==> flow/design.v (excerpt) <==
module top_module(
    input wire clk,
    input wire rst,
    input wire spi_mosi,
    input wire spi_cs_n,
    input wire mic_data_1,
    input wire mic_data_2,
    output wire [7:0] out,
    output wire pos,
    output wire neg
);
export LEC_CHECK = 0
export CAP_MARGIN = 5
export CORE_MARGIN = 2
export CORE_UTILIZATION = 72
export CTS_CLUSTER_DIAMETER = 360
export SETUP_SLACK_MARGIN = -0.23
export SLEW_MARGIN = 20
create_clock -name core_clock -period 2.81 [get_ports {clk}]
run.sh (not shown) runs the stock make flow with config.mk's settings and CLKGATE_MAP_FILE=.
The starting point completed and failed the layout checks on negative setup slack.
==> next run, changes <==
CAP_MARGIN = 20   (was 5)
CORE_UTILIZATION = 40   (was 72)
CTS_CLUSTER_DIAMETER = unset   (was 360)
SETUP_SLACK_MARGIN = 1.25   (was -0.23)
clock period = 5.06 ns   (was 2.81 ns; I/O delays follow)
- The changed run produced a clean layout
- worst hold slack improved by 0.060 ns
- combinational power shrinks by 52%
- area after synthesis stays the same
- power came out lower by 47%
- wire length is lower by 11%
- via count shrinks by 5.7%
- synthesized cell count is unchanged
- final area decreases by 0.51%
- die size came out higher by 78%
- global-route usage is lower by 15 points
==> next run, changes <==
ABC_AREA = 1   (was unset)
CORE_UTILIZATION = 72   (was 40)
CTS_CLUSTER_DIAMETER = 393   (was unset)
CTS_CLUSTER_SIZE = 10   (was unset)
SETUP_SLACK_MARGIN = unset   (was 1.25)
clock period = 2.81 ns   (was 5.06 ns; I/O delays follow)
What happened: The changed run finished but fails on negative setup slack; via count increases by 9.8%; final area decreases by 1.8%; synthesized cell count increases by 6.7%; global-route usage increases by 14 points; sequential cell count stays the same; power increases by 67%; synthesized area decreases by 0.69%; die size decreases by 44%; worst setup slack degrades by 1.3 ns; sequential power increases by 72%; clock skew decreases by 0.011 ns.
==> next run, changes <==
CTS_CLUSTER_DIAMETER = unset   (was 393)
CTS_CLUSTER_SIZE = unset   (was 10)
HOLD_SLACK_MARGIN = 0.27   (was unset)
PLACE_DENSITY = 0.35   (was unset)
SETUP_SLACK_MARGIN = 0.25   (was unset)
clock period = 2.82 ns   (was 2.81 ns; I/O delays follow)
What happened: The new run produced a clean layout; setup slack gains 0.17 ns; global-route usage hardly moves; final area goes up by 1.4%; fmax goes up by 6.0%; clock skew goes up by 0.0079 ns; sequential cell count is unchanged; via count goes up by 2.1%.

## cedar
The RTL this note starts from:
==> flow/design.v <==
module spi_port (
    input wire clk,                
    input wire rst_n,              
    input wire spi_clk,           
    input wire spi_mosi,          
    output wire spi_miso,         
    input wire spi_cs_n,          
    output reg [15:0] capture_reg
);
    reg [15:0] shift_reg;          
    reg cs_n_prev;                 
    always @(posedge clk or negedge rst_n) begin
        if (!rst_n) begin
            shift_reg <= 16'b0;
            capture_reg <= 16'b0;
            cs_n_prev <= 1'b1;
        end else begin
            cs_n_prev <= spi_cs_n;
            if (!spi_cs_n) begin
                shift_reg <= {shift_reg[14:0], spi_mosi};
            end else if (cs_n_prev == 1'b0 && spi_cs_n == 1'b1) begin
                capture_reg <= shift_reg;
            end
        end
    end
    assign spi_miso = 1'b0;
    wire _unused_spi_clk = spi_clk;
endmodule
module config_memory #(
    parameter NUM_ADDRESSES = 8  
)(
    input wire clk,                    
    input wire rst_n,                  
    input wire [7:0] addr,             
    input wire [7:0] data_in,          
    input wire wr_en,                  
    input wire rd_en,                  
    output reg [7:0] data_out         
);
    reg [7:0] memory [0:NUM_ADDRESSES-1];  
    integer i;
    always @(posedge clk or negedge rst_n) begin
        if (!rst_n) begin
            for (i = 0; i < NUM_ADDRESSES; i = i + 1) begin
                memory[i] <= 8'b0;
            end
        end else if (wr_en && addr < NUM_ADDRESSES) begin
            memory[addr[2:0]] <= data_in;
        end
    end
    always @(posedge clk) begin
        if (rd_en) begin
            data_out <= (addr < NUM_ADDRESSES) ? memory[addr[2:0]] : 8'b0;
        end
    end
endmodule
module demux1to2 (
    input wire clk,                
    input wire rst_n,              
    input wire [7:0]sel,     
    input wire [7:0] d,            
    output wire [7:0] a,
    output wire [7:0] b            
);
    reg [7:0] a_hold;
    reg [7:0] b_hold;
    always @(posedge clk or negedge rst_n) begin
        if (!rst_n) begin
            a_hold <= 8'b0;
            b_hold <= 8'b0;
        end else begin
            case(sel)
                8'd0: a_hold <= d;
                8'd1: b_hold <= d;
                default: ;
            endcase
        end
    end
    assign a = (sel == 8'd0) ? d : a_hold;
    assign b = (sel == 8'd1) ? d : b_hold;
endmodule
module decimator (
    input wire clk,                
    input wire rst,                
    input wire [7:0] decimation_ratio,  
    input wire data,               
    output reg out,               
    output reg dec_clk            
);
    reg [7:0] counter;           
    always @(posedge clk or posedge rst) begin
        if (rst) begin
            counter <= 8'b0;
            out <= 1'b0;
            dec_clk <= 1'b0;
        end else begin
            if (decimation_ratio == 8'b1) begin
                out <= data;
            end else begin
                counter <= counter + 1;
                if (counter >= decimation_ratio-1) begin
                    counter <= 8'b0;
                    out <= data;
                    dec_clk <= ~dec_clk;
                end
            end
        end
    end
endmodule
module buffer #(
    parameter MAX_LENGTH = 256
)(
    input wire clk,             
    input wire rst,             
    input wire en,              
    input wire data_1,          
    input wire data_2,          
    input wire [7:0] length,    
    output reg [7:0] corr,      
    output reg pos,
    output reg neg
);
    reg [MAX_LENGTH-1:0] shift_reg_1;
    reg [MAX_LENGTH-1:0] shift_reg_2;
    reg [7:0] corr_neg;
    reg [7:0] corr_pos;
    integer i;
    always @(posedge clk or posedge rst) begin
        if (rst) begin
            shift_reg_1 <= {MAX_LENGTH{1'b0}};
            shift_reg_2 <= {MAX_LENGTH{1'b0}};
            pos <= 1'b0;
            neg <= 1'b0;
            corr <= 8'b0;
            corr_neg <= 8'b0;
            corr_pos <= 8'b0;
        end else if (en) begin
            shift_reg_1 <= {shift_reg_1[MAX_LENGTH-2:0], data_1};
            shift_reg_2 <= {shift_reg_2[MAX_LENGTH-2:0], data_2};
            corr <= corr + (data_1 ^ data_2) - (shift_reg_1[MAX_LENGTH - 1] ^ shift_reg_2[MAX_LENGTH - 1]) ;
            if (length > 1) begin
                corr_neg <= corr_neg + (shift_reg_1[0] ^ data_2) - (shift_reg_1[MAX_LENGTH - 1] ^ shift_reg_2[MAX_LENGTH - 2]);
                corr_pos <= corr_pos + (data_1 ^ shift_reg_2[0]) - (shift_reg_1[MAX_LENGTH - 2] ^ shift_reg_2[MAX_LENGTH - 1]);
            end
            if (corr_neg < corr_pos) begin
                neg <= 1'b1;
                pos <= 1'b0;
            end else if (corr_pos < corr_neg) begin
                pos <= 1'b1;
                neg <= 1'b0;
            end else begin
                pos <= 1'b0;
                neg <= 1'b0;
            end
        end
    end
endmodule
module top_module(
    input wire clk,
    input wire rst,
    input wire spi_mosi,
    input wire spi_cs_n,
    input wire mic_data_1,
    input wire mic_data_2,
    output wire [7:0] out,
    output wire pos,
    output wire neg
);
wire [7:0] addr;
wire [7:0] value;
wire wr_en = 1;
wire rd_en = 1;
wire [7:0] mem_out;
wire [7:0] decimation_ratio;
wire dec_data_1;
wire dec_data_2;
wire dec_clk;
wire [7:0] filter_length;
wire [7:0] filter_out;
wire [15:0] capture_reg;
wire dummy;
wire dummy2;
wire corr_dec_en;
assign addr = capture_reg[15:8];
assign value = capture_reg[7:0];
    spi_port u_spi_port(
        .clk(clk),
        .rst_n(!rst),
        .spi_clk(clk),
        .spi_mosi(spi_mosi),
        .spi_miso(dummy),
        .spi_cs_n(spi_cs_n),
        .capture_reg(capture_reg)
    );
    config_memory u_memory(
        .clk(clk),            
        .rst_n(!rst),          
        .addr(addr),     
        .data_in(value),  
        .wr_en(wr_en),          
        .rd_en(rd_en),          
        .data_out(mem_out) 
    );
    demux1to2 u_demux1to2(
        .clk(clk),
        .rst_n(!rst),
        .sel(addr),
        .d(mem_out),
        .a(decimation_ratio),  
        .b(filter_length)
    );
    decimator u_decimator_1(
        .clk(clk),              
        .rst(rst),              
        .decimation_ratio(decimation_ratio),
        .data(mic_data_1),             
        .out(dec_data_1),              
        .dec_clk(dec_clk)           
    );
    decimator u_decimator_2(
        .clk(clk),              
        .rst(rst),              
        .decimation_ratio(decimation_ratio),
        .data(mic_data_2),             
        .out(dec_data_2),              
        .dec_clk(dummy2)           
    );
    buffer u_buffer(
        .clk(clk),         
        .rst(rst),         
        .en(corr_dec_en),
        .data_1(dec_data_1),        
        .data_2(dec_data_2),        
        .length(filter_length),
        .corr(out),
        .pos(pos),
        .neg(neg)   
    );
reg dec_clk_q;
always @(posedge clk or posedge rst) begin
    if (rst) dec_clk_q <= 1'b0;
    else dec_clk_q <= dec_clk;
end
assign corr_dec_en = (decimation_ratio == 8'b1) | (dec_clk & ~dec_clk_q);
endmodule
make LEC_CHECK=0 CAP_MARGIN=20 CELL_PAD_IN_SITES_DETAIL_PLACEMENT=1 CELL_PAD_IN_SITES_GLOBAL_PLACEMENT=2 CORE_MARGIN=3 CORE_UTILIZATION=50 MAX_ROUTING_LAYER=met5 MIN_ROUTING_LAYER=met2 PLACE_DENSITY=0.5 SLEW_MARGIN=20 TNS_END_PERCENT=20 finish   # period 5.14 ns
Edits applied to the flow inputs when going from cedar to quartz:
- CELL_PAD_IN_SITES_DETAIL_PLACEMENT removed (was 1)
- CORE_MARGIN changed from 3 to 2
- CORE_UTILIZATION changed from 50 to 40
- TNS_END_PERCENT removed (was 20)
- MIN_ROUTING_LAYER removed (was met2)
- CELL_PAD_IN_SITES_GLOBAL_PLACEMENT removed (was 2)
- PLACE_DENSITY removed (was 0.5)
- MAX_ROUTING_LAYER removed (was met5)
- the clock period (ns, I/O delays scaled along) changed from 5.14 to 8.0
Notes after the runs:
Reported for cedar and quartz, post-synthesis compound-gate area fraction turned out identical to the last digit.
Delta (quartz minus cedar): final instance area climbed about 1.1%, final wirelength dropped about 17%, wire length of the first global-routing pass dropped 13000 um.
Setup changes, quartz to violet
- changing CORE_UTILIZATION from 40 to 16
- changing the clock period (ns, I/O delays scaled along) from 8.0 to 5.06
Notes after the runs:
Taking quartz as the reference point, the post-detailed-route via-to-cell ratio of violet falls by about 26%. violet vs quartz, reported net switching power went up by 2.3 mW. In the metrics for quartz and violet, the one carrying the higher power share of the combinational group is violet. On wire length of the first global-routing pass, violet does worse than quartz. Path depth of the worst reg2reg path, quartz and violet: lower on quartz.
Here is what was changed in the inputs of lagoon compared with violet.
- an added ABC_AREA of 0
- a change of CORE_UTILIZATION from 16 to 45
- an added MIN_ROUTING_LAYER of met1
- an added PLACE_DENSITY of 0.75
- an added TNS_END_PERCENT of 55
- a change of the clock period (ns, I/O delays scaled along) from 5.06 to 6.95
## What came out
When lagoon is measured against violet, its worst hold margin turns out 0.047 ns higher.
Delta(final critical-path setup slack, lagoon - violet) > 0
[compare] base=violet new=lagoon: combinational power saw a decrease; total met2 wirelength after detailed routing saw a decrease; cell area saw a decrease; total internal power saw a decrease; count of clock-buffer cells in the layout saw a decrease.
The run with more routed wire is violet, not lagoon.
#### Input delta (tundra over lagoon)
- TNS_END_PERCENT: 55 -> unset
- PLACE_DENSITY: 0.75 -> unset
- MIN_ROUTING_LAYER: met1 -> unset
- SETUP_SLACK_MARGIN: unset -> 1.19
- ABC_AREA: 0 -> unset
- PLACE_DENSITY_LB_ADDON: unset -> 0.01
- CORE_UTILIZATION: 45 -> 72
- the clock period (ns, I/O delays scaled along): 6.95 -> 4.12
[summary]
Iteration-0 DRC count of the detailed router: tundra better than lagoon. tundra against lagoon: fraction of power consumed by the clock network went down 2.0 points; mapped cell area held; wire length went up 13%.
#### Input delta (onyx over tundra)
- SETUP_SLACK_MARGIN now -0.51, was 1.19
- PLACE_DENSITY_LB_ADDON no longer set, was 0.01
- CORE_UTILIZATION now 70, was 72
- the clock period (ns, I/O delays scaled along) now 7.03, was 4.12
==> comparison <==
STATUS post-route worst setup slack: onyx wins against tundra. Of tundra and onyx, the lower clock period minus final worst setup slack belongs to tundra. For onyx, the startpoint of the worst setup timing path was u_spi_port.capture_reg[9], unlike tundra, where it was u_spi_port.capture_reg[12]. Compared with tundra, onyx shows wire length of the first global-routing pass lower by 4500 um.
Power is estimated from default activity; no workload was simulated.
